==> flow/design.v <==
module SatTruncFP
  #(
    parameter	NB_XI  	= 20,
    parameter	NBF_XI	= 12,
    parameter	NB_XO	= 8,
    parameter	NBF_XO	= 6
    )
   (
    input [(NB_XI)-1:0]  i_data,
    output [(NB_XO)-1:0] o_data
    );
   localparam	NBI_XI	=	NB_XI	-	NBF_XI;
   localparam	NBI_XO	=	NB_XO	-	NBF_XO;
   wire [NB_XO-1:0] 	 aux_Sat;
   wire [NBF_XO-1:0] 	 aux_trunc;
   wire 		 condicion;
   wire [NB_XO-1:0] 	 resultado1;
   wire [NB_XO-1:0] 	 resultado2;
	generate
	   if (NBF_XI >= NBF_XO)
	     begin
		assign	aux_trunc = i_data[(NBF_XI-1):(NBF_XI - NBF_XO)];
	     end
	   else
	     begin
		assign	aux_trunc = {i_data[NBF_XI-1:0],{(NBF_XO - NBF_XI){1'b0}}};
	     end
	   if (NBI_XI > NBI_XO)
	     begin
		assign	condicion		=	(i_data[(NB_XI-2)-:(NBI_XI-NBI_XO)] == {(NBI_XI-NBI_XO){i_data[NB_XI-1]}});
		assign	resultado1		=	{i_data[(NB_XI-1)],{(NB_XO-1){~i_data[(NB_XI-1)]}}};
		assign	resultado2		=	{i_data[(NB_XI-1)],i_data[NBF_XI +:NBI_XO-1],aux_trunc};
		assign	aux_Sat			=	condicion	?	resultado2	:	resultado1;
	     end
	   else
	     begin
		if (NBI_XO == NBI_XI)
                  assign  aux_Sat = {i_data[(NB_XI-1)-:NBI_XI],aux_trunc};
		else
		  assign  aux_Sat	= {{(NBI_XO - NBI_XI){i_data[NB_XI-1]}},i_data[(NB_XI-1)-:NBI_XI],aux_trunc};
	     end
	endgenerate
   assign	o_data=aux_Sat;
endmodule
module filtro_fir
  #(
    parameter WW_INPUT  = 8,
    parameter WW_OUTPUT = 8
    ) 
   (
    input 			  clk,
    input 			  i_en,
    input 			  i_srst,
    input signed [ WW_INPUT-1:0]  i_data,
    output signed [WW_OUTPUT-1:0] o_data
    );
  localparam WW_COEFF = 8;
   reg  signed [WW_INPUT           -1:0] register [14:1];
   wire signed [         WW_COEFF  -1:0] coeff    [14:0];
   wire signed [WW_INPUT+WW_COEFF  -1:0] prod     [14:0];
   wire signed [WW_INPUT+WW_COEFF+1-1:0] sum      [8:1]; 
   wire signed [WW_INPUT+WW_COEFF+2-1:0] sum1     [4:1]; 
   wire signed [WW_INPUT+WW_COEFF+3-1:0] sum2     [2:1]; 
   wire signed [WW_INPUT+WW_COEFF+4-1:0] sum3; 
   reg signed [WW_INPUT+WW_COEFF   -1:0] prod_d   [14:0];
   reg signed [WW_INPUT+WW_COEFF+4 -1:0] sum3_d;
   reg signed [WW_INPUT+WW_COEFF+1 -1:0] sum_d    [8:1];
    assign coeff[ 0] = 8'hFF;
    assign coeff[ 1] = 8'hFF;
    assign coeff[ 2] = 8'hFF;
    assign coeff[ 3] = 8'h00;
    assign coeff[ 4] = 8'h03;
    assign coeff[ 5] = 8'h08;
    assign coeff[ 6] = 8'h0D;
    assign coeff[ 7] = 8'h10;
    assign coeff[ 8] = 8'h0D;
    assign coeff[ 9] = 8'h08;
    assign coeff[10] = 8'h03;
    assign coeff[11] = 8'h00;
    assign coeff[12] = 8'hFF;
    assign coeff[13] = 8'hFF;
    assign coeff[14] = 8'hFF;
  always @(posedge clk) begin
    if (i_srst == 1'b1) begin
      register[ 1] <= {WW_INPUT{1'b0}};
      register[ 2] <= {WW_INPUT{1'b0}};
      register[ 3] <= {WW_INPUT{1'b0}};
      register[ 4] <= {WW_INPUT{1'b0}};
      register[ 5] <= {WW_INPUT{1'b0}};
      register[ 6] <= {WW_INPUT{1'b0}};
      register[ 7] <= {WW_INPUT{1'b0}};
      register[ 8] <= {WW_INPUT{1'b0}};
      register[ 9] <= {WW_INPUT{1'b0}};
      register[10] <= {WW_INPUT{1'b0}};
      register[11] <= {WW_INPUT{1'b0}};
      register[12] <= {WW_INPUT{1'b0}};
      register[13] <= {WW_INPUT{1'b0}};
      register[14] <= {WW_INPUT{1'b0}};
    end else begin
      if (i_en == 1'b1) begin
        register[ 1] <= i_data;
        register[ 2] <= register[ 1];
        register[ 3] <= register[ 2];
        register[ 4] <= register[ 3];
        register[ 5] <= register[ 4];
        register[ 6] <= register[ 5];
        register[ 7] <= register[ 6];
        register[ 8] <= register[ 7];
        register[ 9] <= register[ 8];
        register[10] <= register[ 9];
        register[11] <= register[10];
        register[12] <= register[11];
        register[13] <= register[12];
	    register[14] <= register[13];
      end
    end
  end
  assign prod[ 0] = coeff[ 0] * i_data;
  assign prod[ 1] = coeff[ 1] * register[ 1];
  assign prod[ 2] = coeff[ 2] * register[ 2];
  assign prod[ 3] = coeff[ 3] * register[ 3];
  assign prod[ 4] = coeff[ 4] * register[ 4];
  assign prod[ 5] = coeff[ 5] * register[ 5];
  assign prod[ 6] = coeff[ 6] * register[ 6];
  assign prod[ 7] = coeff[ 7] * register[ 7];
  assign prod[ 8] = coeff[ 8] * register[ 8];
  assign prod[ 9] = coeff[ 9] * register[ 9];
  assign prod[10] = coeff[10] * register[10];
  assign prod[11] = coeff[11] * register[11];
  assign prod[12] = coeff[12] * register[12];
  assign prod[13] = coeff[13] * register[13];
  assign prod[14] = coeff[14] * register[14];
  always@(posedge clk) begin
    prod_d[ 0] <= prod[ 0];
    prod_d[ 1] <= prod[ 1];
    prod_d[ 2] <= prod[ 2];
    prod_d[ 3] <= prod[ 3];
    prod_d[ 4] <= prod[ 4];
    prod_d[ 5] <= prod[ 5];
    prod_d[ 6] <= prod[ 6];
    prod_d[ 7] <= prod[ 7];
    prod_d[ 8] <= prod[ 8];
    prod_d[ 9] <= prod[ 9];
    prod_d[10] <= prod[10];
    prod_d[11] <= prod[11];
    prod_d[12] <= prod[12];
    prod_d[13] <= prod[13];
    prod_d[14] <= prod[14];
  end
  assign sum[ 1] = prod_d[ 0] + prod_d[ 1]; 
  assign sum[ 2] = prod_d[ 2] + prod_d[ 3];
  assign sum[ 3] = prod_d[ 4] + prod_d[ 5];
  assign sum[ 4] = prod_d[ 6] + prod_d[ 7];
  assign sum[ 5] = prod_d[08] + prod_d[ 9];
  assign sum[ 6] = prod_d[10] + prod_d[11];
  assign sum[ 7] = prod_d[12] + prod_d[13];
  assign sum[ 8] = {prod_d[14][WW_INPUT+WW_COEFF-1],prod_d[14]};
  always@(posedge clk) begin
    sum_d[1] <= sum[1];
    sum_d[2] <= sum[2];
    sum_d[3] <= sum[3];
    sum_d[4] <= sum[4];
    sum_d[5] <= sum[5];
    sum_d[6] <= sum[6];
    sum_d[7] <= sum[7];
    sum_d[8] <= sum[8];
  end
  assign sum1[ 1] = sum_d[ 1] + sum_d[ 2]; 
  assign sum1[ 2] = sum_d[ 3] + sum_d[ 4];
  assign sum1[ 3] = sum_d[ 5] + sum_d[ 6];
  assign sum1[ 4] = sum_d[ 7] + sum_d[ 8];
  assign sum2[ 1] = sum1[ 1] + sum1[ 2]; 
  assign sum2[ 2] = sum1[ 3] + sum1[ 4];
  assign sum3 = sum2[ 1] + sum2[ 2]; 
  always@(posedge clk)
    sum3_d <= sum3;
  SatTruncFP
	inst_SatTruncFP_dataB
	(
	  .i_data(	sum3_d	),
	  .o_data(	o_data	)
	);
endmodule
==> flow/config.mk <==
export PLATFORM = sky130hd
export DESIGN_NAME = filtro_fir
export DESIGN_NICKNAME = filtro_fir
export VERILOG_FILES = /design/flow/design.v
export SDC_FILE = /design/flow/constraint.sdc
export NUM_CORES = 4
export LEC_CHECK = 0
export ABC_AREA = 1
export CAP_MARGIN = 20
export CELL_PAD_IN_SITES_GLOBAL_PLACEMENT = 0
export CORE_MARGIN = 2
export CORE_UTILIZATION = 72
export CTS_CLUSTER_DIAMETER = 42
export CTS_CLUSTER_SIZE = 40
export GPL_ROUTABILITY_DRIVEN = 1
export MIN_ROUTING_LAYER = met1
export PLACE_DENSITY_LB_ADDON = 0.21
export SETUP_SLACK_MARGIN = 0.69
export SLEW_MARGIN = 5
==> flow/constraint.sdc <==
create_clock -name core_clock -period 2.95 [get_ports {clk}]
set_input_delay 0.5900 -clock core_clock [delete_from_list [all_inputs] [get_ports {clk}]]
set_output_delay 0.5900 -clock core_clock [all_outputs]
set_load 0.01 [all_outputs]
run.sh (not shown) runs the stock make flow with config.mk's settings and CLKGATE_MAP_FILE=.
The first run finished with setup timing left.
Edit:
CELL_PAD_IN_SITES_GLOBAL_PLACEMENT = default   (was 0)
CORE_UTILIZATION = 43   (was 72)
CTS_CLUSTER_DIAMETER = default   (was 42)
CTS_CLUSTER_SIZE = default   (was 40)
GPL_ROUTABILITY_DRIVEN = default   (was 1)
MIN_ROUTING_LAYER = default   (was met1)
PLACE_DENSITY_LB_ADDON = default   (was 0.21)
SETUP_SLACK_MARGIN = default   (was 0.69)
SLEW_MARGIN = 20   (was 5)
clock period = 2.16 ns   (was 2.95 ns; I/O delays follow)
The changed run completed, yet does not pass: setup timing.
Non-clock buffer count increases by 50.
Critical path depth falls by 2.
Global-route usage is lower by 15 points.
Cell area went up by 3.0%.
Edit:
CORE_UTILIZATION = 72   (was 43)
CTS_CLUSTER_SIZE = 27   (was default)
PLACE_DENSITY_LB_ADDON = 0.01   (was default)
SETUP_SLACK_MARGIN = 0.79   (was default)
TNS_END_PERCENT = 60   (was default)
clock period = 2.67 ns   (was 2.16 ns; I/O delays follow)
=> The changed run finished but fails on setup timing. Maximum frequency goes down by 3.7%. Routed wire length goes up by 17%. Worst hold slack gains 0.019 ns. Clock-buffer cell count goes down by 4. Clock skew goes down by 0.0064 ns. Via count goes up by 8.2%. Global-route usage goes up by 14 points.
Edit:
CTS_CLUSTER_SIZE = 29   (was 27)
PLACE_DENSITY_LB_ADDON = default   (was 0.01)
SETUP_SLACK_MARGIN = default   (was 0.79)
TNS_END_PERCENT = default   (was 60)
clock period = 2.82 ns   (was 2.67 ns; I/O delays follow)
The changed run reached the layout checks and failed them: setup timing; setup slack is better by 0.24 ns; register-to-register slack improves by 0.24 ns; synthesized cell count stays the same; first-iteration DRC count went down by 13%; utilization drops by 3.6 points; final cell count falls by 0.62%; synthesized area stays the same; routed wire length shrinks by 9.9%.
Edit:
ABC_AREA = default   (was 1)
CAP_MARGIN = 5   (was 20)
CTS_CLUSTER_DIAMETER = 363   (was default)
CTS_CLUSTER_SIZE = 20   (was 29)
SETUP_SLACK_MARGIN = 0.2   (was default)
clock period = 1.42 ns   (was 2.82 ns; I/O delays follow)
This time the run stopped in global routing; synthesized area decreases by a few percent; synthesized cell count decreases by about a fifth; die area decreases by a few percent.

## job 101
// filtro_fir: RTL as listed in full above, without the edits since
clock: 5.47 ns
lec_check: 0
abc_area: 1
cap_margin: 15
cell_pad_in_sites_detail_placement: 1
cell_pad_in_sites_global_placement: 1
core_aspect_ratio: 1.32
core_margin: 2
core_utilization: 45
cts_cluster_size: 65
max_routing_layer: met5
place_density_lb_addon: 0.22
setup_slack_margin: -0.51
slew_margin: 10
tns_end_percent: 35
Modified inputs, job 102 compared to job 101
# job 101
export LEC_CHECK = 0
export ABC_AREA = 1
export CAP_MARGIN = 15
export CELL_PAD_IN_SITES_DETAIL_PLACEMENT = 1
export CELL_PAD_IN_SITES_GLOBAL_PLACEMENT = 1
export CORE_ASPECT_RATIO = 1.32
export CORE_MARGIN = 2
export CORE_UTILIZATION = 45
export CTS_CLUSTER_SIZE = 65
export MAX_ROUTING_LAYER = met5
export PLACE_DENSITY_LB_ADDON = 0.22
export SETUP_SLACK_MARGIN = -0.51
export SLEW_MARGIN = 10
export TNS_END_PERCENT = 35
create_clock -name core_clock -period 5.47 [get_ports {clk}]
# job 102
export LEC_CHECK = 0
export CAP_MARGIN = 20
export CORE_MARGIN = 2
export CORE_UTILIZATION = 68
export CTS_CLUSTER_SIZE = 44
export SLEW_MARGIN = 20
create_clock -name core_clock -period 1.77 [get_ports {clk}]
Findings:
[compare] base=job 101 new=job 102: area fraction of clock buffers and clock inverters fell by 0.34 points, fmax lost 4.0%, number of cells on the worst reg-to-reg path grew by 1. Job 102 ran in full, but the layout does not pass; the checks complain about negative setup slack. Job 101 reports its launching instance or port of the critical path as sum_d[6][10]$_DFF_P_ while job 102 reports sum_d[1][5]$_DFF_P_.

// filtro_fir: RTL as listed in full above, without the edits since
make LEC_CHECK=0 ABC_AREA=1 CAP_MARGIN=20 CELL_PAD_IN_SITES_GLOBAL_PLACEMENT=0 CORE_MARGIN=2 CORE_UTILIZATION=72 CTS_CLUSTER_DIAMETER=376 CTS_CLUSTER_SIZE=15 GPL_ROUTABILITY_DRIVEN=0 HOLD_SLACK_MARGIN=0.29 MIN_ROUTING_LAYER=met1 PLACE_DENSITY_LB_ADDON=0.04 SETUP_SLACK_MARGIN=-0.07 SLEW_MARGIN=10 finish   # period 2.71 ns
The baseline completed, yet does not pass: setup timing.
Next try:
Settings changed: ABC_AREA 1 to default, CELL_PAD_IN_SITES_GLOBAL_PLACEMENT 0 to default, CORE_UTILIZATION 72 to 40, CTS_CLUSTER_DIAMETER 376 to default, CTS_CLUSTER_SIZE 15 to default, GPL_ROUTABILITY_DRIVEN 0 to default, HOLD_SLACK_MARGIN 0.29 to default, MIN_ROUTING_LAYER met1 to default, PLACE_DENSITY_LB_ADDON 0.04 to default, SETUP_SLACK_MARGIN -0.07 to default, SLEW_MARGIN 10 to 20.
Clock period 2.71 ns to 5.5 ns, I/O delays scaled along.
The new run completed without violations.
Non-clock buffer count decreases by 54.
Clock skew is lower by 0.0074 ns.
Maximum frequency drops by about a fifth.
Critical path depth is unchanged.
Area after synthesis is lower by a few percent.
Register-to-register slack improves by 1.7 ns.
Utilization goes down by 36 points.
Next try:
Settings changed: CELL_PAD_IN_SITES_GLOBAL_PLACEMENT from default to 3, MAX_ROUTING_LAYER from default to met4, PLACE_DENSITY_LB_ADDON from default to 0.14, SLEW_MARGIN 20 to 25, TNS_END_PERCENT from default to 45.
Clock period 5.5 ns to 6.68 ns, I/O delays scaled along.
What happened:
- flip-flop count does not change
- via count goes down by 0.73%
- register-to-register slack improved by 1.2 ns
Next try:
Settings changed: CELL_PAD_IN_SITES_GLOBAL_PLACEMENT 3 to default, MAX_ROUTING_LAYER met4 to default, PLACE_DENSITY_LB_ADDON 0.14 to default, SETUP_SLACK_MARGIN from default to 1.16, SLEW_MARGIN 25 to 20, TNS_END_PERCENT 45 to default.
Clock period 6.68 ns to 4.81 ns, I/O delays scaled along.
Final cell count does not change. Sequential cell count is unchanged. Count of clock-buffer cells in the layout decreases by 1. Final area rose slightly. Synthesized cell count does not change. Synthesized area is unchanged. Core utilization came out higher by 0.53 points. Sequential share of layout area decreases by 0.43 points. Wire length went down by a few percent. Setup slack got worse by 1.4 ns.

// filtro_fir: RTL as listed in full above, without the edits since
clock: 4.36 ns
lec_check: 0
abc_area: 0
cap_margin: 30
cell_pad_in_sites_global_placement: 0
core_aspect_ratio: 0.68
core_margin: 3
core_utilization: 18
cts_cluster_size: 63
gpl_routability_driven: 0
gpl_timing_driven: 1
max_routing_layer: met4
min_routing_layer: met1
slew_margin: 5
tns_end_percent: 50
The first run ran to the end with violations: setup timing.
Next try:
==> flow/config.mk (replaced) <==
export PLATFORM = sky130hd
export DESIGN_NAME = filtro_fir
export DESIGN_NICKNAME = filtro_fir
export VERILOG_FILES = /design/flow/design.v
export SDC_FILE = /design/flow/constraint.sdc
export NUM_CORES = 4
export LEC_CHECK = 0
export ABC_AREA = 1
export CAP_MARGIN = 20
export CORE_MARGIN = 2
export CORE_UTILIZATION = 57
export CTS_CLUSTER_SIZE = 98
export SLEW_MARGIN = 20
==> flow/constraint.sdc (replaced) <==
create_clock -name core_clock -period 2.28 [get_ports {clk}]
set_input_delay 0.4560 -clock core_clock [delete_from_list [all_inputs] [get_ports {clk}]]
set_output_delay 0.4560 -clock core_clock [all_outputs]
set_load 0.01 [all_outputs]
The new run reached the layout checks and failed them: setup timing.
Die area decreases by 67%.
Worst hold slack gets better by 3.1 ps.
Clock skew came out lower by 13 ps.
Setup slack is worse by 1300 ps.
Global-route usage is higher by 17 points.
Count of clock-buffer cells in the layout is higher by 7.
Core utilization is higher by 48 points.
Flip-flop count is unchanged.
Next try:
--- a/flow/config.mk
+++ b/flow/config.mk
@@ -8 +7,0 @@
-export ABC_AREA = 1
@@ -11,2 +10 @@
-export CORE_UTILIZATION = 57
-export CTS_CLUSTER_SIZE = 98
+export CORE_UTILIZATION = 65
==> flow/constraint.sdc (replaced) <==
create_clock -name core_clock -period 2.82 [get_ports {clk}]
set_input_delay 0.5640 -clock core_clock [delete_from_list [all_inputs] [get_ports {clk}]]
set_output_delay 0.5640 -clock core_clock [all_outputs]
set_load 0.01 [all_outputs]
Effect: The new run completed and failed the layout checks on setup timing. Critical path depth increases by 2. Worst hold slack gets worse by 3.6 ps. Clock skew is about the same. Design area is lower by a few percent. Core utilization is higher by 7.1 points. Worst setup slack loses 200 ps. Wire length goes down by roughly a tenth. Synthesized cell count shrinks by about a fifth. Via count decreases by roughly a tenth.
Next try:
--- a/flow/config.mk
+++ b/flow/config.mk
@@ -7,0 +8 @@
+export ABC_AREA = 1
@@ -10 +11,4 @@
-export CORE_UTILIZATION = 65
+export CORE_UTILIZATION = 72
+export CTS_CLUSTER_SIZE = 29
+export PLACE_DENSITY_LB_ADDON = 0.21
+export SETUP_SLACK_MARGIN = 1.02
==> flow/constraint.sdc (replaced) <==
create_clock -name core_clock -period 3.92 [get_ports {clk}]
set_input_delay 0.7840 -clock core_clock [delete_from_list [all_inputs] [get_ports {clk}]]
set_output_delay 0.7840 -clock core_clock [all_outputs]
set_load 0.01 [all_outputs]
This time the run ran to the end with no violations; synthesized cell count rose by 16%; fmax rose by 17%; final cell count rose by 8.4%; clock-buffer cell count is unchanged; setup slack improved by 1700 ps; global-route usage rose by 6.6 points; register-to-register slack improved by 1700 ps.
